==> flow/design.v <==
module a_s(op_a, op_m, as, outp);
   parameter        NBITS = 6;
   input [NBITS:0]  op_a;
   input [NBITS:0]  op_m;
   input            as;
   output [NBITS:0] outp;
   reg [NBITS:0]    outp;
   always @(as or op_a or op_m)
   begin: adder_subt
      if (as == 1'b1)
         outp <= op_a + op_m;
      else
         outp <= op_a - op_m;
   end
endmodule
module div_nr_wsticky(A, B, Q, sticky);
   parameter             NBITS = 6;
   parameter             PBITS = 8;
   input [NBITS-1:0]     A;
   input [NBITS-1:0]     B;
   output [PBITS-1:0]    Q;
   output                sticky;
   parameter [NBITS-1:0] ZEROS = 0;
   reg [NBITS:0]         YY_in[0:PBITS];
   reg [PBITS-1:0]       QQ_in[0:PBITS];
   reg [NBITS:0]         m_cablesIn[0:PBITS];
   wire [NBITS:0]        m_cablesOut[0:PBITS];
   wire [PBITS:0]        a_or_s;
   wire [PBITS-1:0]      QQ;
   wire [NBITS-1:0]      YY;
   wire [NBITS-1:0]      XX;
   assign XX = A;
   assign YY = B;
   assign Q = QQ;
   assign a_or_s[0] = 1'b0;
   always @(*) m_cablesIn[0] <= {1'b0, XX};
   always @(*) YY_in[0] <= {1'b0, YY};
   generate
      begin : xhdl0
         genvar                I;
         for (I = 0; I <= PBITS - 1; I = I + 1)
         begin : divisor
            a_s #(NBITS) int_mod(.op_a(m_cablesIn[I]), .op_m(YY_in[I]), .as(a_or_s[I]), .outp(m_cablesOut[I]));
         end
      end
   endgenerate
   generate
      begin : xhdl1
         genvar                I;
         for (I = 0; I <= PBITS - 1; I = I + 1)
         begin : conex
            assign a_or_s[I + 1] = m_cablesOut[I][NBITS];
            always @(*) m_cablesIn[I + 1] <= {m_cablesOut[I][NBITS - 1:0], 1'b0};
            always @(*) YY_in[I + 1] <= YY_in[I];
            always @(*) QQ_in[I + 1][I] <= a_or_s[I + 1];
            if (I > 0)
            begin : rest
               always @(*) QQ_in[I + 1][I - 1:0] <= QQ_in[I][I - 1:0];
            end
         end
      end
   endgenerate
   generate
      begin : xhdl2
         genvar                I;
         for (I = 0; I <= PBITS - 1; I = I + 1)
         begin : quotient
            assign QQ[I] = (~QQ_in[PBITS][PBITS - 1 - I]);
         end
      end
   endgenerate
   assign sticky = (m_cablesOut[PBITS - 1] == ZEROS) ? 1'b0 : 
                   1'b1;
endmodule
module FP_div(FP_A, FP_B, clk, ce, FP_Z);
   parameter         K = 32;
   parameter         P = 24;
   parameter         E = 8;
   input [K-1:0]     FP_A;
   input [K-1:0]     FP_B;
   input             clk;
   input             ce;
   output [K-1:0]    FP_Z;
   reg [K-1:0]       FP_Z;
   parameter [K-1:0] ZEROS = 1'b0;
   parameter [K-1:0] ONES = 32'hffffffff;
   parameter [E-1:0] BIAS = {1'b0, ONES[E - 2:0]};
   parameter         PBITS = P + 3;
   reg [K-1:0]       A_int;
   reg [K-1:0]       B_int;
   reg [K-1:0]       FP_Z_int;
   wire [E-1:0]      exp_A;
   wire [E-1:0]      exp_B;
   wire [P-1:0]      frac_A;
   wire [P-1:0]      frac_B;
   wire              sign_A;
   wire              sign_B;
   wire              expA_FF;
   wire              expB_FF;
   wire              expA_Z;
   wire              expB_Z;
   wire              fracA_Z;
   wire              fracB_Z;
   wire [E:0]        exp_noBIAS;
   wire [E:0]        exp_Biased;
   wire [E:0]        exp_Biased_Norm;
   wire              isNaN_A;
   wire              isNaN_B;
   wire              isInf_A;
   wire              isInf_B;
   wire              isZero_A;
   wire              isZero_B;
   wire              isNaN;
   wire              isInf;
   wire              isZero;
   wire              sign;
   wire [PBITS-1:0]  frac_div;
   wire [PBITS-1:0]  frac_div_shifted;
   wire [PBITS-2:0]  fr_sh;
   wire [P-2:0]      frac_final;
   wire              underflow;
   wire              overflow;
   wire [E-1:0]      exp_final;
   wire              sticky_bit;
   wire              div_by_zero;
   always @(posedge clk)
      begin
         if (ce == 1'b1)
         begin
            A_int <= FP_A;
            B_int <= FP_B;
         end
      end
   assign sign_A = A_int[K - 1];
   assign sign_B = B_int[K - 1];
   assign exp_A = A_int[K - 2:K - E - 1];
   assign exp_B = B_int[K - 2:K - E - 1];
   assign frac_A = {1'b1, A_int[P - 2:0]};
   assign frac_B = {1'b1, B_int[P - 2:0]};
   assign expA_FF = (A_int[K - 2:K - E - 1] == ONES[K - 2:K - E - 1]) ? 1'b1 : 
                    1'b0;
   assign expB_FF = (B_int[K - 2:K - E - 1] == ONES[K - 2:K - E - 1]) ? 1'b1 : 
                    1'b0;
   assign expA_Z = (A_int[K - 2:K - E - 1] == ZEROS[K - 2:K - E - 1]) ? 1'b1 : 
                   1'b0;
   assign expB_Z = (B_int[K - 2:K - E - 1] == ZEROS[K - 2:K - E - 1]) ? 1'b1 : 
                   1'b0;
   assign fracA_Z = (A_int[P - 2:0] == ZEROS[P - 2:0]) ? 1'b1 : 
                    1'b0;
   assign fracB_Z = (B_int[P - 2:0] == ZEROS[P - 2:0]) ? 1'b1 : 
                    1'b0;
   assign isNaN_A = expA_FF & ((~fracA_Z));
   assign isNaN_B = expB_FF & ((~fracB_Z));
   assign isInf_A = expA_FF;
   assign isInf_B = expB_FF;
   assign isZero_A = expA_Z & fracA_Z;
   assign isZero_B = expB_Z & fracB_Z;
   assign div_by_zero = expB_Z;
   assign isNaN = isNaN_A | isNaN_B;
   assign isInf = isInf_A | isInf_B | div_by_zero;
   assign isZero = isZero_A & (~isZero_B);
   assign exp_noBIAS = ({1'b0, exp_A}) - ({1'b0, exp_B});
   assign exp_Biased = exp_noBIAS + ({1'b0, BIAS});
   assign sign = sign_A ^ sign_B;
   div_nr_wsticky #(P,PBITS) a_div(.A(frac_A), .B(frac_B), .Q(frac_div), .sticky(sticky_bit));
   assign frac_div_shifted = (frac_div[PBITS - 1] == 1'b0) ? {frac_div[PBITS - 2:0], 1'b0} : 
                             frac_div;
   assign exp_Biased_Norm = (frac_div[PBITS - 1] == 1'b0) ? exp_Biased - 1 : 
                            exp_Biased;
   assign exp_final = exp_Biased_Norm[E - 1:0];
   assign overflow = (((exp_Biased_Norm[E:E - 1] == 2'b10) | (exp_Biased_Norm[E:0] == {1'b0, ONES[E - 1:0]}))) ? 1'b1 : 
                     1'b0;
   assign underflow = (((exp_Biased_Norm[E:E - 1] == 2'b11) | (exp_Biased_Norm[E - 1:0] == ZEROS[E - 1:0]))) ? 1'b1 : 
                      1'b0;
   assign fr_sh = frac_div_shifted[PBITS - 2:0];
   assign frac_final = ((fr_sh[2] == 1'b1 & (sticky_bit == 1'b1 | fr_sh[0] == 1'b1 | fr_sh[1] == 1'b1))) ? fr_sh[PBITS - 2:PBITS - P] + 1 : 
                       (((sticky_bit == 1'b1) & (fr_sh[2:0] == 3'b100) & (fr_sh[3] == 1'b1))) ? fr_sh[PBITS - 2:PBITS - P] + 1 : 
                       fr_sh[PBITS - 2:PBITS - P];
   always @(sign or isNaN or isInf or isZero or exp_final or frac_final or underflow or overflow)
   begin: packing
      FP_Z_int[K - 1] <= sign;
      if (isNaN == 1'b1)
      begin
         FP_Z_int[K - 2:P - 1] <= ONES[E - 1:0];
         FP_Z_int[P - 2:0] <= {1'b1, ZEROS[P - 3:0]};
      end
      else if ((isInf == 1'b1) | (overflow == 1'b1))
      begin
         FP_Z_int[K - 2:P - 1] <= ONES[E - 1:0];
         FP_Z_int[P - 2:0] <= ZEROS[P - 2:0];
      end
      else if ((isZero == 1'b1) | (underflow == 1'b1))
      begin
         FP_Z_int[K - 2:P - 1] <= ZEROS[E - 1:0];
         FP_Z_int[P - 2:0] <= ZEROS[P - 2:0];
      end
      else
      begin
         FP_Z_int[K - 2:P - 1] <= exp_final;
         FP_Z_int[P - 2:0] <= frac_final;
      end
   end
   always @(posedge clk)
   begin: final_reg
      begin
         if (ce == 1'b1)
            FP_Z <= FP_Z_int;
      end
   end
endmodule
==> flow/run.sh <==
#!/bin/bash
# the make line also repeats each setting of config.mk as NAME=value (left out here)
make -C /OpenROAD-flow-scripts/flow DESIGN_CONFIG=/design/flow/config.mk WORK_HOME=/design/flow/orfs CLKGATE_MAP_FILE= finish
==> flow/config.mk <==
export PLATFORM = sky130hd
export DESIGN_NAME = FP_div
export DESIGN_NICKNAME = FP_div
export VERILOG_FILES = /design/flow/design.v
export SDC_FILE = /design/flow/constraint.sdc
export NUM_CORES = 4
export LEC_CHECK = 0
export CAP_MARGIN = 20
export CORE_MARGIN = 2
export CORE_UTILIZATION = 59
export SLEW_MARGIN = 20
==> flow/constraint.sdc <==
create_clock -name core_clock -period 53.5 [get_ports {clk}]
set_input_delay 10.7000 -clock core_clock [delete_from_list [all_inputs] [get_ports {clk}]]
set_output_delay 10.7000 -clock core_clock [all_outputs]
set_load 0.01 [all_outputs]
==> run summary, run 1 <==
Notes from the flow run.

Place:
- The run gives the number of buffers inserted by port buffering as 97.
- The HPWL after detailed placement is 158 mm.
- The run puts the cell area after placement at between 70000 and 80000 sq um.
- OpenSTA, run right after detailed placement, puts the worst setup slack at -4610 ps.
- RePlAce ended its routability-driven mode at a weighted congestion of 1.03.

Synth:
- The run gives the proportion of synthesized area in mux cells as 0.0595.
- The run gives the mapped cell area as 50900 sq um.
- The synthesized netlist was found by Yosys to have 6906 cells.
- Synthesis produced a netlist with a net count of 8098.
- Per the synthesis report, the simple-gate share of the synthesized area is 0.183.
- The run gives the number of warning messages in the yosys log as 9.
- The run gives the top cell type by instance count after synthesis as nor2_1.
- The run puts the portion of synthesized cell area occupied by the leading cell type at 0.271.
- Synthesis produced a netlist whose cell count is 6906.
- Per the synthesis report, the number of distinct cell types is between 100 and 150.
- The cell-mix breakdown from Yosys lists the compound-gate area share as 0.255.
- The commonest cells after synthesis are 1243 x nor2_1, 1100 x ha_1, 794 x a21oi_1.
- The run puts the count of flip-flops with a built-in enable after synthesis at between 90 and 100.
- For this run, the leading register cell type out of synthesis is edfxtp_1.
- For reference, the top logic cell family by area is adder cells.
- The run puts the register share after synthesis at 0.0567.
- The run puts the adder-cell share of the synthesized area at 0.281.
- The run gives the summed standard-cell area reported by yosys as 50900 sq um.
- The run gives the mean instance size in the synthesized netlist as 7.37 sq um.
- Yosys reported that registers with async set or reset make up 0.
- The run puts the number of storage elements in the synthesis netlist at between 90 and 100.
- Ranked by total cell area, the synthesized netlist is headed by ha_1 27%, xnor2_1 9.7%, nor2_1 9.2%, a21oi_1 7.8%, edfxtp_1 5.7%.
- The run puts the xor-xnor portion of the synthesized cell area at 0.123.
- The synthesized design spends more area on one cell type than any other, namely ha_1.

Floorplanning:
- Pin placement for this block handled 98 I/O pins.
- The run puts the count of standard-cell rows at 107.
- The run puts the height of the die at between 200 and 300 microns.
- The run gives the width of the chip as 298 microns.
- The die covers 88600 sq um.
- The run puts the starting density of the core at 0.597.
- The core region is ~85000 sq um.

Clocking:
- The run puts the number of buffers created by CTS at 9.
- The run gives the clock root buffer as clkbuf_16.
- For this design, the sink count on the clock tree is 96.
- The run puts the number of H-tree levels at 3.
- The run puts the largest buffer count on any clock path at 2.

Run status:
- The run stopped with a tool error.
- The tool reported: "[ERROR GRT-0232] Routing congestion too high. Check the congestion heatmap in the GUI".
- The stage where the run came to a stop is 5_1_grt.

Global routing:
- Recorded from the global router log, the overflow total was 1451.
- Overall routing resource usage recorded by global route was 0.907.
## through the flow
stage	hold WS [ps]	std cells	setup TNS, ps
2_1_floorplan	543	6906	-39720
3_3_place_gp	546	10210	-69980
3_5_place_dp	554	10210	-100640
4_1_cts	582	10688	-54390
## metal layers
| layer | track usage | GRT overflow |
|---|---|---|
| met5 | 0.695 | 14 |
| met4 | 0.905 | 328 |
| met3 | 0.820 | 127 |
| met2 | 1.01 | 808 |
| met1 | 0.894 | 174 |
## repair_timing
| item | 4_1_cts |
|---|---|
| endpoints found under the setup margin | 23 |
| buffers inserted | 466 |
| hold buffers | 0 |
| hold endpoints to repair | 0 |
| pin swaps | 314 |
| resized | 269 |
==> inputs of run 2 (changes only) <==
- ABC_AREA: unset -> 1
- CAP_MARGIN: 20 -> 35
- CORE_ASPECT_RATIO: unset -> 1.04
- CORE_UTILIZATION: 59 -> 65
- CTS_CLUSTER_DIAMETER: unset -> 42
- CTS_CLUSTER_SIZE: unset -> 79
- HOLD_SLACK_MARGIN: unset -> -0.0
- MAX_ROUTING_LAYER: unset -> met4
- MIN_ROUTING_LAYER: unset -> met1
- PLACE_DENSITY_LB_ADDON: unset -> 0.03
- SLEW_MARGIN: 20 -> 35
- TNS_END_PERCENT: unset -> 35
- clock period: 53.5 -> 42.8 ns (I/O delays scaled with it)
==> run summary, run 2 <==
Notes from the flow run.

Run status:
- The flow did not finish.
- The run ended at 4_1_cts.
- The tool reported: "[ERROR DPL-0033] detailed placement checks failed during check placement".

Floorplanning:
- The standard cell core area was 86300 sq um (+1.2%).
- The run gives the count of standard-cell rows as 110 (+2.8%).
- The full die area came to 89100 sq um (+0.54%).
- The run gives the height of the die as 304 microns (+2.2%).
- The run gives the width of the chip as 293 microns (-1.6%).
- The run puts the count of pins on the block boundary at 98 (unchanged).
- The run puts the starting density of the core at 0.653 (+0.0565).

Place:
- The run puts the cell area after placement at 78700 sq um (+12%).
- The detailed placement HPWL is 194 mm (+23%).
- The number of buffers inserted by port buffering was 97 (unchanged).
- The run puts the final estimated routing congestion in global placement at 1.05 (+2.4%).
- The run gives the post-placement worst setup slack as -4260 ps (+351 ps).

Synth:
- The main area contributors are ha_1 24%, inv_1 9.9%, nand2_1 9.3%, a21oi_1 9.2%, xor2_1 8.6%.
- The run gives the adder-cell share of the synthesized area as 0.253 (-0.0273).
- The run gives the top logic cell family in the synthesized netlist as adder cells.
- The mapped cell area was 56400 sq um (+11%).
- The run gives the portion of synthesized cell area occupied by the leading cell type as 0.244 (-0.0263).
- The synthesis report names the predominant flop master as edfxtp_1.
- The run gives the register share after synthesis as 0.0512 (-0.00551).
- The run puts the fraction of registers with async set/reset at 0 (unchanged).
- The run puts the number of nets at floorplan at 9949 (+23%).
- The proportion of synthesized area in mux cells was 0.0112 (-0.0483).
- The area share of and-or/or-and cells after synthesis was 0.233 (-0.0220).
- The cell count in the Yosys report came to 8757 (+27%).
- After synthesis, the most frequently instantiated cells are 1487 x inv_1, 1389 x nand2_1, 1100 x ha_1.
- The run gives the top cell type by instance count after synthesis as inv_1.
- The run gives the count of mapped cells out of synthesis as 8757 (+27%).
- The number of warning messages in the yosys log is 9 (unchanged).
- The number of library cell types mapped by synthesis was 77 (-28%).
- The run puts the count of flip-flops with a built-in enable after synthesis at 96 (unchanged).
- The run gives the mean instance size in the synthesized netlist as 6.44 sq um (-13%).
- The run puts the number of storage elements in the synthesis netlist at 96 (unchanged).
- The run puts the xor-xnor portion of the synthesized cell area at 0.0901 (-0.0333).
- The run gives the library cell occupying the most area in the post-synthesis netlist as ha_1.
- The run puts the share of synthesized cell area in and, or, nand and nor gates at 0.236 (+0.0529).
- The summed standard-cell area reported by yosys was 56400 sq um (+11%).
==> run 2: per-stage QoR <==
step | instances | hold slack, ps
floorplan | 8757 | 543
global placement | 12544 | 544
detailed placement | 12544 | 569
==> inputs of run 3 (changes only) <==
- CAP_MARGIN: 35 -> 20
- CORE_ASPECT_RATIO: 1.04 -> unset
- CORE_UTILIZATION: 65 -> 72
- CTS_CLUSTER_DIAMETER: 42 -> 223
- CTS_CLUSTER_SIZE: 79 -> 98
- HOLD_SLACK_MARGIN: -0.0 -> unset
- MAX_ROUTING_LAYER: met4 -> unset
- MIN_ROUTING_LAYER: met1 -> unset
- PLACE_DENSITY: unset -> 0.6
- PLACE_DENSITY_LB_ADDON: 0.03 -> unset
- SLEW_MARGIN: 35 -> 20
- TNS_END_PERCENT: 35 -> unset
- clock period: 42.8 -> 55.1 ns (I/O delays scaled with it)
==> run summary, run 3 <==
Observations from the implementation run.

Synth:
- The count of mapped cells out of synthesis was 8757 (unchanged).
- The mean instance size in the synthesized netlist was 6.44 sq um (unchanged).
- The run puts the adder-cell share of the synthesized area at 0.253 (unchanged).
- The cell count in the Yosys report was 8757 (unchanged).
- The run gives the commonest register cell after synthesis as edfxtp_1.
- By area, the combinational part of the netlist is dominated by adder cells.
- After synthesis, the most frequently instantiated cells are 1487 x inv_1, 1389 x nand2_1, 1100 x ha_1.
- The run gives the number of storage elements in the synthesis netlist as 96 (unchanged).
- The synthesis stats list as the most numerous cell inv_1.
- The register share after synthesis came to 0.0512 (unchanged).
- The portion of synthesized cell area occupied by the leading cell type is 0.244 (unchanged).
- The share of synthesized cell area in and, or, nand and nor gates came to 0.236 (unchanged).
- The number of nets at floorplan was 9949 (unchanged).
- The area share of and-or/or-and cells after synthesis is 0.233 (unchanged).
- Looking at area per cell type in the netlist, the leader is ha_1.
- The count of flip-flops with a built-in enable after synthesis was 96 (unchanged).
- In the post-synthesis netlist, the biggest area contributors are ha_1 24%, inv_1 9.9%, nand2_1 9.3%, a21oi_1 9.2%, xor2_1 8.6%.
- The run puts the proportion of synthesized area in mux cells at 0.0112 (unchanged).
- The run gives the xor-xnor portion of the synthesized cell area as 0.0901 (unchanged).
- The run puts the mapped cell area at 56400 sq um (unchanged).
- The run gives the fraction of registers with async set/reset as 0 (unchanged).
- The number of warning messages in the yosys log is 9 (unchanged).
- The run gives the summed standard-cell area reported by yosys as 56400 sq um (unchanged).
- The run puts the number of library cell types mapped by synthesis at 77 (unchanged).

Setup path:
- In this design, the critical path's most frequently occurring cell is nand2_1.
- The run puts the worst path buffer plus inverter count at 23.
- OpenSTA lists the critical path startpoint as B_int[16].
- Per the timing report, the most critical flop-to-flop path finishes at FP_Z[8].
- Per STA, the worst path accumulates the most delay in the family AND-OR/OR-AND gates.
- Looking at the setup timing report, the critical path kind is reg2reg.
- The worst setup path is captured at a flip-flop.
- The run gives the startpoint class of the critical path as a flip-flop.
- The run puts the number of cells on the critical path at 313.
- According to the timing report, the arrival time at the worst endpoint equals 51410 ps.
- The run puts the largest incremental delay on the critical path at around 500 ps.
- According to the timing report, the critical path is captured at FP_Z[8].
- The critical path maximum fanout is 36.
- Looking at the critical path, the single cell with the biggest stage delay is nand3_2.
- For the worst setup path, the data required time is approximately 55000 ps.
- The run puts the worst reg-to-reg path cell count at 313.
- In this run the critical register-to-register path is launched from B_int[16].

Routing:
- In the detailed route, the total length drawn on met2 is 82.1 mm.
- Wire segments on met3 add up to 20.7 mm in the final route.
- For this block, wires on met1 add up to 69.8 mm.
- The run puts the post-route antenna net violation count at 0.
- Per the detail_route report, the via count comes to 61185.
- The run gives the initial DRC count as around 6200.
- The run gives the ratio of routed vias to standard cells as 6.23.
- The run puts the DRC violation count after routing at 0.
- In the final routed layout, each cell accounts on average for 19.4 microns.
- The run puts the routed wire length at 190 mm.
- Signal nets in the final route climb as high as met5.
- The iteration count recorded for the first detailed-route pass is 9.

Flow run:
- The run gives the max-capacitance violation count as 0.
- The run puts the OpenROAD warning count at approximately 430.

STA:
- Per the final timing report, the hold violations number 0.
- The run puts the final worst-path setup slack at 3840 ps.
- Per the final report, max-transition violations number 0.
- The run gives the clock tree skew after final layout as 27.8 ps.
- The run puts the final period demand of the worst path at approximately 51000 ps.
- The highest clock rate this design can be run at is roughly 20 MHz.
- For the pin with the worst max-slew slack, the measured transition is 1100 ps.
- The run puts the final setup TNS at 0 ps.
- The run gives the setup violation total in the final timing report as 0.
- The run gives the final clock period utilization by the worst path as 0.930.
- The run puts the worst slew slack as a fraction of its limit at 0.269.

Worst hold path:
- For the worst min-delay path, the startpoint reported by OpenROAD is B_int[31].
- The run puts the instance count along the most critical hold path at 1.
- The run gives the end point of the most critical hold path as FP_Z[31].
- The type recorded for the worst min-delay path is reg2reg.

Floorplanning:
- The run gives the starting density of the core as 0.727 (+0.0744).
- The full die area was 80500 sq um (-9.6%).
- The run gives the width of the chip as 284 microns (-3.1%).
- The run puts the count of pins on the block boundary at 98 (unchanged).
- The count of standard-cell rows was 102 (-7.3%).
- The run puts the height of the die at 284 microns (-6.7%).
- The run gives the standard cell core area as 77500 sq um (-10%).

Place:
- The post-placement worst setup slack is 1070 ps (+5330 ps).
- The run gives the number of buffers inserted by port buffering as 97 (unchanged).
- The final estimated routing congestion in global placement is 1.01 (-3.7%).
- The run gives the detailed placement HPWL as 136 mm (-30%).

Global routing:
- The run puts the pin count of the biggest net entering global routing at 55.
- The initial antenna violation count came to 2.
- The run puts the all-layer global routing usage at 0.438.
- The run puts the via count of the first global-routing pass at 57769.
- The run puts the global-route wire length before repair at a little under 300 mm.
- The total overflow left after global routing is 0.

Clocking:
- The run gives the TritonCTS clock tree as yes.
- The run gives the number of buffers created by CTS as 9.
- In this run the clock root is driven by a clkbuf_16.
- The run puts the clock latency reported for the late side of the worst-skew pair at 400 ps.
- The run puts the number of clock sinks seen by CTS at 96.
- The clock passes through at most 2 buffers.
- The run puts the clock-pin slew on the worst setup and hold paths at 90 ps.
- The run gives the number of H-tree levels as 3.

Final layout:
- The finished design was reported to have a net count of 9964.
- The run gives the layout-stage area growth over the synthesis result as 4.30%.
- The run puts the fill cell instance count of the final layout at 6482.

Run status:
- The flow ran to the end and the layout has no timing, DRC or antenna violations.
run 3: what timing repair did:
action	4_1_cts	5_1_grt
buffers inserted	0	6
resized	0	158
hold buffers	0	0
setup endpoints to repair	0	23
run 3: through the flow:
| step | std cells | hold WS, ps | util | area (sq um) |
|---|---|---|---|---|
| after global routing | 9818 | 569 | 0.759 | 58800 |
| after floorplan | 8757 | 543 | - | 56400 |
| after detailed placement | 9789 | 563 | 0.746 | 57800 |
| after CTS | 9805 | 566 | 0.750 | 58100 |
| final | 9822 | 567 | 0.759 | 58800 |
| after global placement | 9789 | 547 | 0.746 | 57800 |
run 3: layout make-up:
type / instances / area (sq um) / area share
inverters: 1540 / 5860 / 0.0998
multi-input cells: 6971 / 46800 / 0.796
well taps: 1040 / 1300 / 0.0221
diodes: 5 / 12.5 / 0.000213
repair inverters: 1 / 5.00 / 0.0000851
flip-flops and latches: 96 / 2880 / 0.0490
repair buffers: 153 / 1600 / 0.0272
clock inverters: 7 / 96.3 / 0.00164
clock buffers: 9 / 225 / 0.00383
run 3: metal layers:
layer,global-route usage,vias to the layer above
met5,0,-
met4,0.339,2
met2,0.709,3416
met3,0.0782,1066
met1,0.512,27432
li1,-,29269
==> inputs of run 4 (changes only) <==
- CELL_PAD_IN_SITES_GLOBAL_PLACEMENT: unset -> 0
- CORE_ASPECT_RATIO: unset -> 1.04
- CORE_MARGIN: 2 -> 6
- CTS_CLUSTER_DIAMETER: 223 -> 231
- CTS_CLUSTER_SIZE: 98 -> 57
- HOLD_SLACK_MARGIN: unset -> 0.11
- MAX_ROUTING_LAYER: unset -> met4
- MIN_ROUTING_LAYER: unset -> met1
- PLACE_DENSITY: 0.6 -> 0.65
- SETUP_SLACK_MARGIN: unset -> -0.75
- SLEW_MARGIN: 20 -> 35
- clock period: 55.1 -> 29.1 ns (I/O delays scaled with it)
==> run summary, run 4 <==
Notes from the flow run.

Synth:
- Per the synthesis report, the dominant area consumer among library cells is ha_1.
- The run puts the cell count in the Yosys report at 8757 (unchanged).
- The mapped cell area came to 56400 sq um (unchanged).
- The number of storage elements in the synthesis netlist is 96 (unchanged).
- Sorting the synthesized cells by how often they occur yields 1487 x inv_1, 1389 x nand2_1, 1100 x ha_1.
- The run gives the adder-cell share of the synthesized area as 0.253 (unchanged).
- By area, the combinational part of the netlist is dominated by adder cells.
- The mean instance size in the synthesized netlist was 6.44 sq um (unchanged).
- The run puts the area share of and-or/or-and cells after synthesis at 0.233 (unchanged).
- In the post-synthesis netlist, the cell with the most instances is inv_1.
- The count of flip-flops with a built-in enable after synthesis came to 96 (unchanged).
- Sorting the synthesized cells by area gives the leading types as ha_1 24%, inv_1 9.9%, nand2_1 9.3%, a21oi_1 9.2%, xor2_1 8.6%.
- The run gives the xor-xnor portion of the synthesized cell area as 0.0901 (unchanged).
- The number of warning messages in the yosys log came to 9 (unchanged).
- The number of nets at floorplan is 9949 (unchanged).
- The run puts the register share after synthesis at 0.0512 (unchanged).
- The run gives the number of library cell types mapped by synthesis as 77 (unchanged).
- Post-synth the commonest register cell is edfxtp_1.
- The run gives the count of mapped cells out of synthesis as 8757 (unchanged).
- The run gives the proportion of synthesized area in mux cells as 0.0112 (unchanged).
- The run puts the portion of synthesized cell area occupied by the leading cell type at 0.244 (unchanged).
- The run gives the summed standard-cell area reported by yosys as 56400 sq um (unchanged).
- The run gives the share of synthesized cell area in and, or, nand and nor gates as 0.236 (unchanged).
- The run puts the fraction of registers with async set/reset at 0 (unchanged).

Run status:
- The flow did not finish.
- The flow stopped in 3_5_place_dp.
- The first error in the log reads "[ERROR DPL-0038] Utilization greater than 100%, impossible to legalize".

Floorplanning:
- The run puts the standard cell core area at 77400 sq um (about the same).
- The run gives the starting density of the core as 0.728 (about the same).
- The height of the die came to 297 microns (+4.8%).
- The width of the chip came to 286 microns (+0.91%).
- The run puts the full die area at 85100 sq um (+5.7%).
- The run gives the count of pins on the block boundary as 98 (unchanged).
- The run gives the count of standard-cell rows as 104 (+2.0%).

Place:
- The run gives the final estimated routing congestion in global placement as 1.11 (+9.2%).
- The number of buffers inserted by port buffering came to 97 (unchanged).
## run 4: metrics by stage
step	TNS, ps	instances
global placement	-326250	12408
floorplan	-329180	8757
==> inputs of run 5 (changes only) <==
- CELL_PAD_IN_SITES_GLOBAL_PLACEMENT: 0 -> unset
- CORE_ASPECT_RATIO: 1.04 -> unset
- CORE_MARGIN: 6 -> 2
- CORE_UTILIZATION: 72 -> 58
- CTS_CLUSTER_DIAMETER: 231 -> 195
- CTS_CLUSTER_SIZE: 57 -> unset
- HOLD_SLACK_MARGIN: 0.11 -> unset
- MAX_ROUTING_LAYER: met4 -> unset
- MIN_ROUTING_LAYER: met1 -> unset
- PLACE_DENSITY: 0.65 -> 0.6
- SETUP_SLACK_MARGIN: -0.75 -> unset
- SLEW_MARGIN: 35 -> 20
- clock period: 29.1 -> 59.6 ns (I/O delays scaled with it)
==> run summary, run 5 <==
Observations from the implementation run.

Routing:
- The run puts the post-route antenna net violation count at 0.
- The run puts the first-pass detailed-route iteration total at 7.
- The run puts the initial DRC count at 4723.
- The run gives the via count as 59093.
- The run gives the wire length per cell as 18.9 microns.
- The run puts the DRC violation count after routing at 0.
- The run gives the ratio of routed vias to standard cells as ~6.
- The run gives the routed wire length as 190 mm.
- The run puts the final antenna diode count at 0.

Worst hold path:
- The run puts the instance count along the most critical hold path at 1.
- Per the hold report, the tightest min-delay path originates at A_int[31].
- The run gives the end point of the most critical hold path as FP_Z[31].
- Checking hold timing, the worst path is listed with class reg2reg.

Setup path:
- The largest single stage delay on the critical path is 620 ps.
- The run gives the worst path buffer plus inverter count as 29.
- According to the timing report, the critical path is launched from B_int[15].
- The run gives the beginning of the worst register-to-register path as B_int[15].
- According to the timing report, the critical path is captured at FP_Z[19].
- The run puts the data arrival time of the critical path at ~54000 ps.
- In this run the critical register-to-register path is captured at FP_Z[19].
- The run gives the cell type with the highest occurrence count on the critical path as nand2_1.
- The report puts the cell count of the worst reg-to-reg path at 323.
- The critical path is of the reg2reg type.
- Per STA, the worst path accumulates the most delay in the family AND-OR/OR-AND gates.
- The run gives the nature of the critical path endpoint as a flip-flop.
- The run gives the worst path required time as around 60000 ps.
- On the critical path, the stage with the largest delay is an instance of buf_4.
- The run gives the startpoint class of the critical path as a flip-flop.
- The run gives the peak fanout along the critical path as 39.
- The run gives the number of cells on the critical path as approximately 320.

Synth:
- The proportion of synthesized area in mux cells came to 0.0112 (unchanged).
- The run gives the register share after synthesis as 0.0512 (unchanged).
- The run gives the area share of and-or/or-and cells after synthesis as 0.233 (unchanged).
- The run puts the portion of synthesized cell area occupied by the leading cell type at 0.244 (unchanged).
- The adder-cell share of the synthesized area came to 0.253 (unchanged).
- The run puts the xor-xnor portion of the synthesized cell area at 0.0901 (unchanged).
- Looking at the gate-level netlist, the highest instance count belongs to inv_1.
- The summed standard-cell area reported by yosys is 56400 sq um (unchanged).
- The run puts the count of flip-flops with a built-in enable after synthesis at 96 (unchanged).
- The largest total area in the synthesized netlist belongs to ha_1.
- The count of mapped cells out of synthesis came to 8757 (unchanged).
- Among all flip-flop cells after synthesis, the most frequent one is edfxtp_1.
- The share of synthesized cell area in and, or, nand and nor gates was 0.236 (unchanged).
- The run gives the top logic cell family in the synthesized netlist as adder cells.
- The run puts the mean instance size in the synthesized netlist at 6.44 sq um (unchanged).
- The fraction of registers with async set/reset is 0 (unchanged).
- The commonest cells after synthesis are 1487 x inv_1, 1389 x nand2_1, 1100 x ha_1.
- The run gives the number of library cell types mapped by synthesis as 77 (unchanged).
- The run gives the number of nets at floorplan as 9949 (unchanged).
- The number of storage elements in the synthesis netlist was 96 (unchanged).
- The run gives the cell count in the Yosys report as 8757 (unchanged).
- The main area contributors are ha_1 24%, inv_1 9.9%, nand2_1 9.3%, a21oi_1 9.2%, xor2_1 8.6%.
- The run gives the mapped cell area as 56400 sq um (unchanged).
- The run gives the number of warning messages in the yosys log as 9 (unchanged).

STA:
- The run puts the clock tree skew after final layout at approximately 20 ps.
- The run puts the final period demand of the worst path at ~54000 ps.
- The run puts the final worst-path setup slack at 5500 ps.
- The run puts the minimum hold slack at 571 ps.
- Looking at the max-slew report, the worst-margin pin has a slew of just over 900 ps.
- The run puts the setup violation total in the final timing report at 0.
- The run gives the worst slew slack as a fraction of its limit as 0.371.
- Setup repair after global routing left no endpoint under its margin.
- Counting pins that exceed their max-slew limit in the final report gives 0.
- The run gives the final number of hold-violating endpoints as 0.
- The run gives the final setup TNS as 0 ps.
- Static timing analysis puts the maximum clock frequency at 18.5 MHz.
- Of the available clock period, the critical path in the final layout requires 0.908.

Global routing:
- The run gives the global-route wire length before repair as 290 mm.
- Entering global routing, the biggest net connects 60 pins.
- The total overflow left after global routing is 0.
- The via count of the first global-routing pass came to 54971.
- The initial antenna violation count is 3.
- Across every metal layer, demand over resource in global routing totals 0.365.

Final layout:
- In the final layout, the fill cell count is between 9000 and 10000.
- The run gives the number of nets in the final layout as 9956.
- The layout stage reports a final design area of 58400 sq um.
- From synthesis to final layout, the design area changed by 3.70%.

Clocking:
- The run gives the number of buffers inserted to repair setup after CTS as 0.
- In this run, post-CTS repair resized a total of 0 instances.
- The run gives the number of H-tree levels as 3.
- The run puts the hold-fix buffer count after cts at 0.
- According to the CTS report, the clock sink count is 96.
- TritonCTS built the clock tree.
- The run gives the clock root buffer as clkbuf_16.
- The run gives the largest buffer count on any clock path as 2.
- The run puts the clock-pin slew on the worst setup and hold paths at 80 ps.
- The run gives the number of buffers created by CTS as 9.
- The run puts the clock latency reported for the late side of the worst-skew pair at 400 ps.

Floorplanning:
- The count of standard-cell rows came to 114 (+9.6%).
- The run gives the height of the die as 316 microns (+6.2%).
- The standard cell core area was 96400 sq um (+25%).
- The run puts the width of the chip at 316 microns (+10%).
- The run puts the count of pins on the block boundary at 98 (unchanged).
- The run gives the starting density of the core as 0.584 (-0.143).
- The run gives the full die area as 99700 sq um (+17%).

Place:
- The post-placement cell area is ~58000 sq um.
- The final estimated routing congestion in global placement is 0.983 (-11%).
- Before CTS, the worst setup slack after placement is between 6000 and 7000 ps.
- After legalization and detailed placement, the total HPWL measured 142 mm.
- The number of buffers inserted by port buffering came to 97 (unchanged).

Flow run:
- The run puts the max-capacitance violation count at 0.
- The run gives the OpenROAD warning count as 425.

Run status:
- The flow ran to the end and the layout has no timing, DRC or antenna violations.
==> run 5: cell type report <==
type,count,area [sq um],area share
well taps,1276,1600,0.0273
clock inverters,7,86.3,0.00148
flip-flops and latches,96,2880,0.0493
inverters,1540,5840,0.0999
multi-input cells,6966,46400,0.795
clock buffers,9,225,0.00385
repair buffers,151,1370,0.0235
==> run 5: metal layers <==
| metal | routed length, microns | track usage | part of all wire | vias to the layer above |
|---|---|---|---|---|
| met3 | 13100 | 0.0453 | 0.069 | 609 |
| met2 | 85100 | 0.610 | 0.45 | 2216 |
| met1 | 78300 | 0.446 | 0.41 | 27026 |
| met4 | 13300 | 0.224 | 0.070 | 4 |
| li1 | - | - | - | 29238 |
| met5 | 32 | 0 | 0.00017 | - |
==> run 5: per-stage QoR <==
stage	util	cells
3_5_place_dp	0.603	10029
6_report	0.606	10045
5_1_grt	0.606	10045
4_1_cts	0.606	10045
2_1_floorplan	-	8757
3_3_place_gp	0.603	10029
==> inputs of run 6 (changes only) <==
- CORE_ASPECT_RATIO: unset -> 1.04
- CORE_UTILIZATION: 58 -> 65
- CTS_CLUSTER_DIAMETER: 195 -> 42
- CTS_CLUSTER_SIZE: unset -> 78
- HOLD_SLACK_MARGIN: unset -> -0.1
- MAX_ROUTING_LAYER: unset -> met4
- MIN_ROUTING_LAYER: unset -> met1
- PLACE_DENSITY: 0.6 -> unset
- PLACE_DENSITY_LB_ADDON: unset -> 0.03
- SLEW_MARGIN: 20 -> 35
- TNS_END_PERCENT: unset -> 35
- clock period: 59.6 -> 44.1 ns (I/O delays scaled with it)
==> run summary, run 6 <==
Observations from the implementation run.

Run status:
- The run finished, with violations left.
- The layout checks failed on setup timing.

Setup path:
- Counting stages on the worst path, the most repeated cell is nand2_1.
- STA classifies the critical path endpoint as a flip-flop.
- The slowest stage of the critical path belongs to the cell edfxtp_1.
- The run gives the largest incremental delay on the critical path as 560 ps (-60 ps).
- The run gives the timing startpoint of the critical path as B_int[3].
- The run gives the reg-to-reg endpoint as FP_Z[18].
- The run puts the peak fanout along the critical path at 8 (-79%).
- STA lists the startpoint of the worst register-to-register path as B_int[3].
- The run puts the number of cells on the critical path at 345 (+6.8%).
- The run gives the critical path start-end classification as reg2reg.
- The worst path required time came to 44290 ps (-15450 ps).
- The run gives the startpoint class of the critical path as a flip-flop.
- The worst path buffer plus inverter count was 48 (+66%).
- The run puts the worst reg-to-reg path cell count at 345 (+6.8%).
- According to the timing report, the critical path is captured at FP_Z[18].
- The data arrival time of the critical path was 46500 ps (-7740 ps).
- The run gives the kind of cell adding the most delay to the critical path as AND-OR/OR-AND gates.

Global routing:
- The global-route wire length before repair was 334 mm (+15%).
- The run puts the aggregate global routing overflow at 0 (unchanged).
- The via count of the first global-routing pass came to 66015 (+20%).
- The run puts the initial antenna violation count at 22 (+19).
- The run gives the all-layer global routing usage as 0.480 (+0.115).
- The run puts the pin count of the biggest net entering global routing at 53 (-12%).

STA:
- The setup violation total in the final timing report was 23 (+23).
- The run gives the clock tree skew after final layout as 26.8 ps (+6.94 ps).
- The run puts the final number of hold-violating endpoints at 0 (unchanged).
- Setup repair after global routing could not meet its margin everywhere.
- The run puts the final clock period utilization by the worst path at 1.05 (+0.143).
- The run gives the final count of pins violating max slew as 0 (unchanged).
- The run gives the final period demand of the worst path as 46320 ps (-7780 ps).
- The final worst-path setup slack is -2220 ps (-7720 ps).
- The run gives the worst slew slack as a fraction of its limit as 0.268 (-0.104).
- The transition time at the pin with the least slew margin is 1100 ps (+165 ps).
- The run gives the top achievable clock speed as 21.6 MHz (+17%).

Final layout:
- The run puts the final instance area at 75400 sq um (+29%).
- The run gives the layout-stage area growth over the synthesis result as 33.8%.
- The run puts the number of nets in the final layout at 11576 (+16%).
- The run gives the fill cell instance count of the final layout as 4958 (-49%).

Synth:
- The run gives the top logic cell family in the synthesized netlist as adder cells.
- The run puts the fraction of registers with async set/reset at 0 (unchanged).
- The run puts the share of synthesized cell area in and, or, nand and nor gates at 0.236 (unchanged).
- Sorting the synthesis cell report by count puts at the top inv_1.
- The run puts the portion of synthesized cell area occupied by the leading cell type at 0.244 (unchanged).
- The run puts the register share after synthesis at 0.0512 (unchanged).
- The commonest cells after synthesis are 1487 x inv_1, 1389 x nand2_1, 1100 x ha_1.
- The run gives the cell count in the Yosys report as 8757 (unchanged).
- The count of flip-flops with a built-in enable after synthesis was 96 (unchanged).
- The run puts the number of warning messages in the yosys log at 9 (unchanged).
- The main area contributors are ha_1 24%, inv_1 9.9%, nand2_1 9.3%, a21oi_1 9.2%, xor2_1 8.6%.
- The run gives the count of mapped cells out of synthesis as 8757 (unchanged).
- The run gives the library cell occupying the most area in the post-synthesis netlist as ha_1.
- The run puts the proportion of synthesized area in mux cells at 0.0112 (unchanged).
- The run gives the summed standard-cell area reported by yosys as 56400 sq um (unchanged).
- The run gives the mapped cell area as 56400 sq um (unchanged).
- The run gives the adder-cell share of the synthesized area as 0.253 (unchanged).
- The run puts the xor-xnor portion of the synthesized cell area at 0.0901 (unchanged).
- The run puts the area share of and-or/or-and cells after synthesis at 0.233 (unchanged).
- The run puts the number of nets at floorplan at 9949 (unchanged).
- The run gives the number of storage elements in the synthesis netlist as 96 (unchanged).
- The run puts the number of library cell types mapped by synthesis at 77 (unchanged).
- Among all flip-flop cells after synthesis, the most frequent one is edfxtp_1.
- The mean instance size in the synthesized netlist came to 6.44 sq um (unchanged).

Routing:
- The run gives the initial DRC count as 8373 (+77%).
- The post-route antenna net violation count was 0 (unchanged).
- The ratio of routed vias to standard cells came to 6.35 (+8.0%).
- The run gives the first-pass detailed-route iteration total as 13 (+6).
- The DRC violation count after routing is 0 (unchanged).
- The run gives the via count as 73323 (+24%).
- The run puts the routed wire length at 249 mm (+31%).
- The wire length per cell was 21.5 microns (+14%).

Place:
- The run puts the final estimated routing congestion in global placement at 1.06 (+8.2%).
- The run gives the number of buffers inserted by port buffering as 97 (unchanged).
- The run puts the detailed placement HPWL at 161 mm (+13%).
- The run puts the cell area after placement at 69000 sq um (+19%).

Clocking:
- The number of clock sinks seen by CTS is 96 (unchanged).
- The largest buffer count on any clock path is 2 (unchanged).
- The run puts the number of buffers created by CTS at 9 (unchanged).
- The number of H-tree levels came to 3 (unchanged).
- The cell sitting at the root of the clock tree is a clkbuf_16.
- The run gives the clock-pin slew on the worst setup and hold paths as 100 ps (+20 ps).
- TritonCTS built the clock tree.
- The clock latency reported for the late side of the worst-skew pair came to 430 ps (+30 ps).

Worst hold path:
- In this run the most critical hold path is launched from A_int[31].
- The run puts the instance count along the most critical hold path at 1 (unchanged).
- The type recorded for the worst min-delay path is reg2reg.
- The run gives the end point of the most critical hold path as FP_Z[31].

Floorplanning:
- The full die area came to 89100 sq um (-11%).
- The run gives the standard cell core area as 86300 sq um (-11%).
- The run puts the count of standard-cell rows at 110 (-3.5%).
- The run puts the height of the die at 304 microns (-3.6%).
- The run gives the width of the chip as 293 microns (-7.3%).
- The run puts the starting density of the core at 0.653 (+0.0686).
- The run puts the count of pins on the block boundary at 98 (unchanged).

Flow run:
- The run puts the max-capacitance violation count at 0 (unchanged).
- The run puts the OpenROAD warning count at 426 (+0.24%).
[run 6: area by class of cell]
cell class	instances	area, sq um	share of cell area
clock inverters	7	91.3	0.00121
multi-input cells	6975	51300	0.680
diodes	33	82.6	0.00110
inverters	1540	5850	0.0775
well taps	1120	1400	0.0186
repair buffers	1762	13600	0.180
clock buffers	9	225	0.00299
flip-flops and latches	96	2880	0.0382
[run 6: timing repair]
| item | 4_1_cts | 5_1_grt |
|---|---|---|
| gates cloned | 2 | 8 |
| pin swaps | 91 | 429 |
| hold buffers | 0 | 0 |
| gates resized | 193 | 832 |
| endpoints found under the setup margin | 23 | 23 |
| buffers inserted | 49 | 157 |
[run 6: metrics by stage]
stage	util	worst slack [ps]	cells	hold WS (ps)	setup TNS, ps
after floorplan	-	-14.0	8757	543	-27.7
after global placement	0.799	-687	11277	544	-13440
after detailed placement	0.799	-2000	11277	566	-43040
after CTS	0.817	25.3	11344	582	0
after global routing	0.874	-5140	11533	600	-111420
final	0.874	-2220	11542	572	-44310
[run 6: routing by layer]
metal	track usage	part of all wire	vias to the layer above
met5	-	0	-
li1	-	-	32526
met2	0.762	0.43	5532
met1	0.514	0.33	32852
met3	0.105	0.13	2413
met4	0.390	0.11	0
==> inputs of run 7 (changes only) <==
- CORE_ASPECT_RATIO: 1.04 -> 0.5
- CORE_UTILIZATION: 65 -> 72
- CTS_CLUSTER_DIAMETER: 42 -> 376
- CTS_CLUSTER_SIZE: 78 -> 98
- HOLD_SLACK_MARGIN: -0.1 -> unset
- MAX_ROUTING_LAYER: met4 -> unset
- MIN_ROUTING_LAYER: met1 -> unset
- PLACE_DENSITY: unset -> 0.42
- PLACE_DENSITY_LB_ADDON: 0.03 -> unset
- SETUP_SLACK_MARGIN: unset -> -0.79
- SLEW_MARGIN: 35 -> 20
- TNS_END_PERCENT: 35 -> 10
- clock period: 44.1 -> 35.4 ns (I/O delays scaled with it)
==> run summary, run 7 <==
Notes from the flow run.

Synth:
- The adder-cell share of the synthesized area is 0.253 (unchanged).
- The number of warning messages in the yosys log was 9 (unchanged).
- The count of flip-flops with a built-in enable after synthesis was 96 (unchanged).
- Sorting the synthesized cells by area gives the leading types as ha_1 24%, inv_1 9.9%, nand2_1 9.3%, a21oi_1 9.2%, xor2_1 8.6%.
- The run puts the number of nets at floorplan at 9949 (unchanged).
- Summed over all instances, the cell type with the most area after synthesis is ha_1.
- The run gives the number of storage elements in the synthesis netlist as 96 (unchanged).
- After synthesis, the most frequently instantiated cells are 1487 x inv_1, 1389 x nand2_1, 1100 x ha_1.
- The run puts the fraction of registers with async set/reset at 0 (unchanged).
- The run gives the top logic cell family in the synthesized netlist as adder cells.
- The run gives the proportion of synthesized area in mux cells as 0.0112 (unchanged).
- The area share of and-or/or-and cells after synthesis came to 0.233 (unchanged).
- The run gives the portion of synthesized cell area occupied by the leading cell type as 0.244 (unchanged).
- The run puts the cell count in the Yosys report at 8757 (unchanged).
- The run gives the summed standard-cell area reported by yosys as 56400 sq um (unchanged).
- The number of library cell types mapped by synthesis was 77 (unchanged).
- The run gives the share of synthesized cell area in and, or, nand and nor gates as 0.236 (unchanged).
- The count of mapped cells out of synthesis came to 8757 (unchanged).
- The run puts the mean instance size in the synthesized netlist at 6.44 sq um (unchanged).
- The run puts the xor-xnor portion of the synthesized cell area at 0.0901 (unchanged).
- Among all flip-flop cells after synthesis, the most frequent one is edfxtp_1.
- The run gives the mapped cell area as 56400 sq um (unchanged).
- The run gives the register share after synthesis as 0.0512 (unchanged).
- The most common cell in the synthesized netlist is inv_1.

Run status:
- The first error in the log reads "[ERROR DPL-0038] Utilization greater than 100%, impossible to legalize".
- The run gives the failing step as 3_5_place_dp.
- The run stopped with a tool error.

Floorplanning:
- The run puts the standard cell core area at 77400 sq um (-10%).
- The width of the chip was 400 microns (+37%).
- The count of pins on the block boundary is 98 (unchanged).
- The count of standard-cell rows is 72 (-35%).
- The run puts the height of the die at 202 microns (-34%).
- The run puts the starting density of the core at 0.728 (+0.0752).
- The full die area was 80700 sq um (-9.4%).

Place:
- The run gives the number of buffers inserted by port buffering as 97 (unchanged).
- The run puts the final estimated routing congestion in global placement at 1.14 (+7.1%).
run 7: per-stage QoR:
| stage | cells | hold slack, ps |
|---|---|---|
| 3_3_place_gp | 12429 | 549 |
| 2_1_floorplan | 8757 | 543 |
==> inputs of run 8 (changes only) <==
- ABC_AREA: 1 -> unset
- CORE_ASPECT_RATIO: 0.5 -> 1.59
- CORE_MARGIN: 2 -> 8
- CORE_UTILIZATION: 72 -> 40
- CTS_CLUSTER_DIAMETER: 376 -> 181
- CTS_CLUSTER_SIZE: 98 -> unset
- MAX_ROUTING_LAYER: unset -> met4
- PLACE_DENSITY: 0.42 -> unset
- PLACE_DENSITY_LB_ADDON: unset -> 0.14
- SETUP_SLACK_MARGIN: -0.79 -> unset
- TNS_END_PERCENT: 10 -> unset
- clock period: 35.4 -> 80.0 ns (I/O delays scaled with it)
==> run summary, run 8 <==
Observations from the implementation run.

Clocking:
- The run gives the clock latency reported for the late side of the worst-skew pair as between 400 and 500 ps.
- TritonCTS built the clock tree.
- The run gives the number of clock sinks seen by CTS as ~96.
- Clock tree synthesis selected as its root buffer the cell clkbuf_16.
- The run puts the number of gates given a new drive strength after cts at 0.
- After clock tree synthesis, the clock-pin slew on the worst setup and hold paths is 100 ps.
- The run gives the number of buffers inserted to repair setup after CTS as 0.
- The run gives the hold-fix buffer count after cts as 0.
- The clock passes through at most 2 buffers.
- The run puts the number of buffers created by CTS at 9.
- The clock tree synthesis step divided the H-tree into 3 levels.

Setup path:
- The run gives the largest incremental delay on the critical path as between 900 and 1000 ps.
- Looking at the critical path, the single cell with the biggest stage delay is nor3_1.
- The run gives the cell type with the highest occurrence count on the critical path as a21o_1.
- In this run the critical register-to-register path is launched from B_int[3].
- The worst setup path is captured at a flip-flop.
- The critical path crosses approximately 350 cells after its start point.
- The run gives the worst reg-to-reg path cell count as 350.
- The run gives the reg-to-reg endpoint as FP_Z[8].
- The run puts the data arrival time of the critical path at 69550 ps.
- The run puts the worst path buffer plus inverter count at 16.
- The timing report attributes the biggest portion of critical-path delay to AND-OR/OR-AND gates.
- The run gives the critical path start-end classification as reg2reg.
- Per the timing report, the biggest fanout along the worst path comes to 46.
- The run gives the startpoint class of the critical path as a flip-flop.
- For reference, the critical path is captured by FP_Z[8].
- According to the timing report, the critical path is launched from B_int[3].
- The run gives the worst path required time as between 80000 and 90000 ps.
- In this run the register-to-register setup slack is 10570 ps.

Floorplanning:
- The run gives the standard cell core area as 127000 sq um (+64%).
- The run puts the count of pins on the block boundary at 98 (unchanged).
- The run gives the height of the die as 466 microns (+130%).
- The run gives the full die area as 139000 sq um (+73%).
- The run gives the starting density of the core as 0.401 (-0.327).
- The run puts the count of standard-cell rows at 165 (+130%).
- The run gives the width of the chip as 299 microns (-25%).

Synth:
- The number of library cell types mapped by synthesis came to 107 (+39%).
- The run gives the count of mapped cells out of synthesis as 6906 (-21%).
- The run gives the fraction of registers with async set/reset as 0 (unchanged).
- The run puts the portion of synthesized cell area occupied by the leading cell type at 0.271 (+0.0263).
- The run gives the register share after synthesis as 0.0567 (+0.00551).
- The run puts the number of storage elements in the synthesis netlist at 96 (unchanged).
- The adder-cell share of the synthesized area came to 0.281 (+0.0273).
- The run puts the proportion of synthesized area in mux cells at 0.0595 (+0.0483).
- The run gives the number of warning messages in the yosys log as 9 (unchanged).
- Post-synth the commonest register cell is edfxtp_1.
- The run gives the top logic cell family in the synthesized netlist as adder cells.
- The run gives the xor-xnor portion of the synthesized cell area as 0.123 (+0.0333).
- The run puts the mapped cell area at 50900 sq um (-9.7%).
- In the post-synthesis netlist, the cell with the most instances is nor2_1.
- The run puts the share of synthesized cell area in and, or, nand and nor gates at 0.183 (-0.0529).
- The area share of and-or/or-and cells after synthesis is 0.255 (+0.0220).
- The commonest cells after synthesis are 1243 x nor2_1, 1100 x ha_1, 794 x a21oi_1.
- The synthesis report lists the most area-consuming cells as ha_1 27%, xnor2_1 9.7%, nor2_1 9.2%, a21oi_1 7.8%, edfxtp_1 5.7%.
- The run gives the count of flip-flops with a built-in enable after synthesis as 96 (unchanged).
- The run puts the mean instance size in the synthesized netlist at 7.37 sq um (+14%).
- The run gives the summed standard-cell area reported by yosys as 50900 sq um (-9.7%).
- The run gives the cell count in the Yosys report as 6906 (-21%).
- The run gives the library cell occupying the most area in the post-synthesis netlist as ha_1.
- The run puts the number of nets at floorplan at 8098 (-19%).

STA:
- The run gives the minimum hold slack as 566 ps.
- The highest clock rate this design can be run at is 14.4 MHz.
- The run puts the final worst-path setup slack at 10570 ps.
- The run puts the setup violation total in the final timing report at 0.
- Counting pins that exceed their max-slew limit in the final report gives 0.
- The run puts the final period demand of the worst path at 69430 ps.
- The final layout reports a setup TNS of 0 ps.
- The run puts the transition time at the pin with the least slew margin at 1120 ps.
- Setup repair after global routing left no endpoint under its margin.
- The run puts the clock tree skew after final layout at 28.3 ps.
- For reference, the final report shows the hold violation count at 0.
- Headroom to the max-slew limit came out at 0.251.
- The run gives the final clock period utilization by the worst path as 0.868.

Final layout:
- The run puts the core occupancy in the finished layout at 0.430.
- The run gives the number of nets in the final layout as between 8000 and 9000.
- Fill cells in the final layout number 13346.
- With fillers left out, the area of the finished cells amounts to 54500 sq um.
- Relative to the synthesized area, the layout overhead comes to 7.22%.

Place:
- The run gives the final estimated routing congestion in global placement as 0.937 (-18%).
- The placement stage leaves a total instance area of between 50000 and 60000 sq um.
- The run gives the detailed placement HPWL as 137 mm.
- The run gives the post-placement worst setup slack as 11060 ps.
- The run gives the number of buffers inserted by port buffering as 97 (unchanged).

Flow run:
- The run puts the OpenROAD warning count at 423.
- The run gives the max-capacitance violation count as 0.

Routing:
- For this block, the via count after detailed routing is 49402.
- Wires add up to ~170 mm.
- Dividing the detail-routed via count by the number of cells gives roughly 5.7.
- The script logs the mean routed wire length per placed instance as 20.0 microns.
- The run gives the post-route antenna net violation count as 0.
- The run puts the DRC violation count after routing at 0.
- The run gives the first-pass detailed-route iteration total as 5.
- The run gives the initial DRC count as 2407.

Run status:
- The run finished with no timing, DRC or antenna violations.

Global routing:
- Entering global routing, the biggest net connects 50 pins.
- The run gives the via count of the first global-routing pass as 49944.
- The run gives the initial antenna violation count as 9.
- The first global-routing pass estimated 270 mm of wire.
- The run gives the all-layer global routing usage as 0.247.
- The total overflow left after global routing is 0.

Worst hold path:
- The path class of the tightest hold or removal check is reg2reg.
- The run puts the instance count along the most critical hold path at 1.
- For the worst min-delay path, the startpoint reported by OpenROAD is A_int[31].
- The worst hold path terminates at FP_Z[31].
[run 8: metrics by stage]
step | instances
5_1_grt | 8649
6_report | 8649
2_1_floorplan | 6906
3_3_place_gp | 8627
4_1_cts | 8643
3_5_place_dp | 8627
[run 8: final cells by class]
| class | count | area (sq um) | area share |
|---|---|---|---|
| clock inverters | 7 | 87.6 | 0.00161 |
| well taps | 1670 | 2090 | 0.0383 |
| clock buffers | 9 | 225 | 0.00413 |
| inverters | 363 | 1360 | 0.0250 |
| multi-input cells | 6290 | 46100 | 0.845 |
| repair buffers | 208 | 1810 | 0.0333 |
| diodes | 6 | 15.0 | 0.000275 |
| flip-flops and latches | 96 | 2880 | 0.0528 |
[run 8: metal layers]
metal / wire [microns] / GRT usage
met1: 67500 / 0.251
met3: 5460 / 0.0245
met4: 12000 / 0.140
met5: 0 / -
met2: 88300 / 0.458
==> inputs of run 9 (changes only) <==
- ABC_AREA: unset -> 1
- CORE_ASPECT_RATIO: 1.59 -> unset
- CORE_MARGIN: 8 -> 2
- CORE_UTILIZATION: 40 -> 58
- CTS_CLUSTER_DIAMETER: 181 -> unset
- MAX_ROUTING_LAYER: met4 -> unset
- PLACE_DENSITY_LB_ADDON: 0.14 -> unset
- SETUP_SLACK_MARGIN: unset -> -0.31
- clock period: 80.0 -> 57.9 ns (I/O delays scaled with it)
==> run summary, run 9 <==
Observations from the implementation run.

Synth:
- The run gives the commonest register cell after synthesis as edfxtp_1.
- The run gives the mapped cell area as 56400 sq um (+11%).
- The portion of synthesized cell area occupied by the leading cell type was 0.244 (-0.0263).
- The run gives the number of nets at floorplan as 9949 (+23%).
- After synthesis, the largest family of logic cells by area is adder cells.
- The run gives the count of mapped cells out of synthesis as 8757 (+27%).
- The run gives the mean instance size in the synthesized netlist as 6.44 sq um (-13%).
- The run puts the register share after synthesis at 0.0512 (-0.00551).
- The most common cell in the synthesized netlist is inv_1.
- The run puts the fraction of registers with async set/reset at 0 (unchanged).
- The biggest area contributor in the post-synthesis netlist is ha_1.
- The run puts the number of warning messages in the yosys log at 9 (unchanged).
- Sorting the synthesized cells by area gives the leading types as ha_1 24%, inv_1 9.9%, nand2_1 9.3%, a21oi_1 9.2%, xor2_1 8.6%.
- By count the netlist is led by 1487 x inv_1, 1389 x nand2_1, 1100 x ha_1.
- The run puts the count of flip-flops with a built-in enable after synthesis at 96 (unchanged).
- The share of synthesized cell area in and, or, nand and nor gates came to 0.236 (+0.0529).
- The run puts the number of library cell types mapped by synthesis at 77 (-28%).
- The run gives the area share of and-or/or-and cells after synthesis as 0.233 (-0.0220).
- The run gives the proportion of synthesized area in mux cells as 0.0112 (-0.0483).
- The run puts the cell count in the Yosys report at 8757 (+27%).
- The run gives the xor-xnor portion of the synthesized cell area as 0.0901 (-0.0333).
- The run gives the number of storage elements in the synthesis netlist as 96 (unchanged).
- The summed standard-cell area reported by yosys was 56400 sq um (+11%).
- The run gives the adder-cell share of the synthesized area as 0.253 (-0.0273).

Worst hold path:
- The instance count along the most critical hold path came to 1 (unchanged).
- The run gives the hold path startpoint as B_int[31].
- The run gives the end point of the most critical hold path as FP_Z[31].
- The tightest min-delay check is of the reg2reg type.

Final layout:
- The number of nets in the final layout came to 9958 (+22%).
- The core occupancy in the finished layout came to 0.607 (+0.176).
- The run puts the layout-stage area growth over the synthesis result at 3.80%.

Floorplanning:
- The run puts the width of the chip at 316 microns (+5.7%).
- The run gives the height of the die as 316 microns (-32%).
- The run gives the standard cell core area as 96400 sq um (-24%).
- The starting density of the core was 0.584 (+0.183).
- The run gives the count of pins on the block boundary as 98 (unchanged).
- The count of standard-cell rows is 114 (-31%).
- The run puts the full die area at 99700 sq um (-28%).

Place:
- The run gives the detailed placement HPWL as 142 mm (+3.9%).
- The run gives the post-placement worst setup slack as 4660 ps (-6400 ps).
- The run puts the number of buffers inserted by port buffering at 97 (unchanged).
- The final estimated routing congestion in global placement was 0.979 (+4.4%).

Setup path:
- The run gives the largest incremental delay on the critical path as 610 ps (-330 ps).
- The run gives the data arrival time of the critical path as 53270 ps (-16280 ps).
- The run puts the number of cells on the critical path at 315 (-10%).
- The worst setup path is captured at a flip-flop.
- The run gives the worst reg-to-reg path cell count as 315 (-10%).
- Broken down by cell family, the worst path's largest delay share belongs to AND-OR/OR-AND gates.
- For the worst reg-to-reg path, the endpoint reported by OpenROAD is FP_Z[11].
- The startpoint identified for the worst register-to-register timing path is B_int[5].
- STA classifies the critical path startpoint as a flip-flop.
- The run gives the cell with the largest stage delay on the worst path as o21ai_0.
- In this design, the critical path's most frequently occurring cell is nand2_1.
- For reference, the critical path is captured by FP_Z[11].
- The critical path in this run is classified as reg2reg.
- The run gives the worst path buffer plus inverter count as 29 (+13).
- The peak fanout along the critical path came to 44 (-4.3%).
- The run gives the timing startpoint of the critical path as B_int[5].
- The run gives the worst path required time as 58040 ps (-22080 ps).

Clocking:
- The run gives the number of clock sinks seen by CTS as 96 (unchanged).
- The run puts the number of buffers created by CTS at 9 (unchanged).
- The run gives the hold-fix buffer count after cts as 0 (unchanged).
- The run puts the number of H-tree levels at 3 (unchanged).
- Looking at the clock tree report, the root buffer type is clkbuf_16.
- The run gives the clock latency reported for the late side of the worst-skew pair as 410 ps (about the same).
- The largest buffer count on any clock path came to 2 (unchanged).
- The run gives the TritonCTS clock tree as yes.
- The run puts the clock-pin slew on the worst setup and hold paths at 100 ps (about the same).

Global routing:
- The run puts the via count of the first global-routing pass at 55372 (+11%).
- The initial antenna violation count is 2 (-7).
- The pin count of the biggest net entering global routing came to 61 (+22%).
- The run puts the all-layer global routing usage at 0.368 (+0.121).
- The aggregate global routing overflow is 0 (unchanged).
- The run puts the global-route wire length before repair at 293 mm (+8.8%).

Routing:
- The DRC violation count after routing was 0 (unchanged).
- The run gives the post-route antenna net violation count as 0 (unchanged).
- The first-pass detailed-route iteration total came to 6 (+1).
- The wire length per cell is 18.9 microns (-5.4%).
- The run gives the initial DRC count as 5043 (+110%).
- The via count is 59021 (+19%).
- The run gives the routed wire length as 190 mm (+9.9%).
- The run puts the ratio of routed vias to standard cells at 5.87 (+2.8%).

STA:
- The run gives the worst slew slack as a fraction of its limit as 0.357 (+0.106).
- The minimum hold slack came to 584 ps (+17.8 ps).
- The final number of hold-violating endpoints came to 0 (unchanged).
- The final clock period utilization by the worst path came to 0.918 (+0.0496).
- The run puts the final count of pins violating max slew at 0 (unchanged).
- The run puts the final period demand of the worst path at 53120 ps (-16310 ps).
- The run puts the top achievable clock speed at 18.8 MHz (+31%).
- The run gives the final worst-path setup slack as 4780 ps (-5790 ps).
- The run gives the setup violation total in the final timing report as 0 (unchanged).
- The clock tree skew after final layout came to 25.6 ps (-2.63 ps).
- The transition time at the pin with the least slew margin is 955 ps (-161 ps).

Flow run:
- The OpenROAD warning count was 425 (+0.47%).
- The max-capacitance violation count was 0 (unchanged).

Run status:
- The flow ran to the end and the layout has no timing, DRC or antenna violations.
run 9: repair_timing:
| action | 4_1_cts | 5_1_grt |
|---|---|---|
| resized | 0 | 12 |
| setup endpoints to repair | 0 | 23 |
| setup buffers | 0 | 1 |
run 9: area by class of cell:
| type | count | area, sq um |
|---|---|---|
| sequential | 96 | 2880 |
| tap | 1276 | 1600 |
| clock buffer | 9 | 225 |
| antenna | 1 | 2.50 |
| multi-input combinational | 6966 | 46500 |
| timing repair inverter | 1 | 5.00 |
| timing repair buffer | 152 | 1400 |
| clock inverter | 7 | 81.3 |
| inverter | 1540 | 5840 |
| fill | 9823 | 37900 |
run 9: stage by stage:
step | instance area [sq um] | std cells | TNS, ps
after floorplan | 56400 | 8757 | 0
after global placement | 58100 | 10029 | 0
after detailed placement | 58100 | 10029 | 0
after CTS | 58400 | 10045 | 0
after global routing | 58500 | 10047 | -2560
final | 58500 | 10048 | 0
run 9: per-layer routing:
metal,track usage,part of all wire,routed length [microns],up-vias
met3,0.0455,0.073,14000,613
met4,0.214,0.069,13200,2
met2,0.614,0.45,85000,2306
met5,0,0.000089,17,-
met1,0.456,0.41,78100,26870
li1,-,-,-,29230
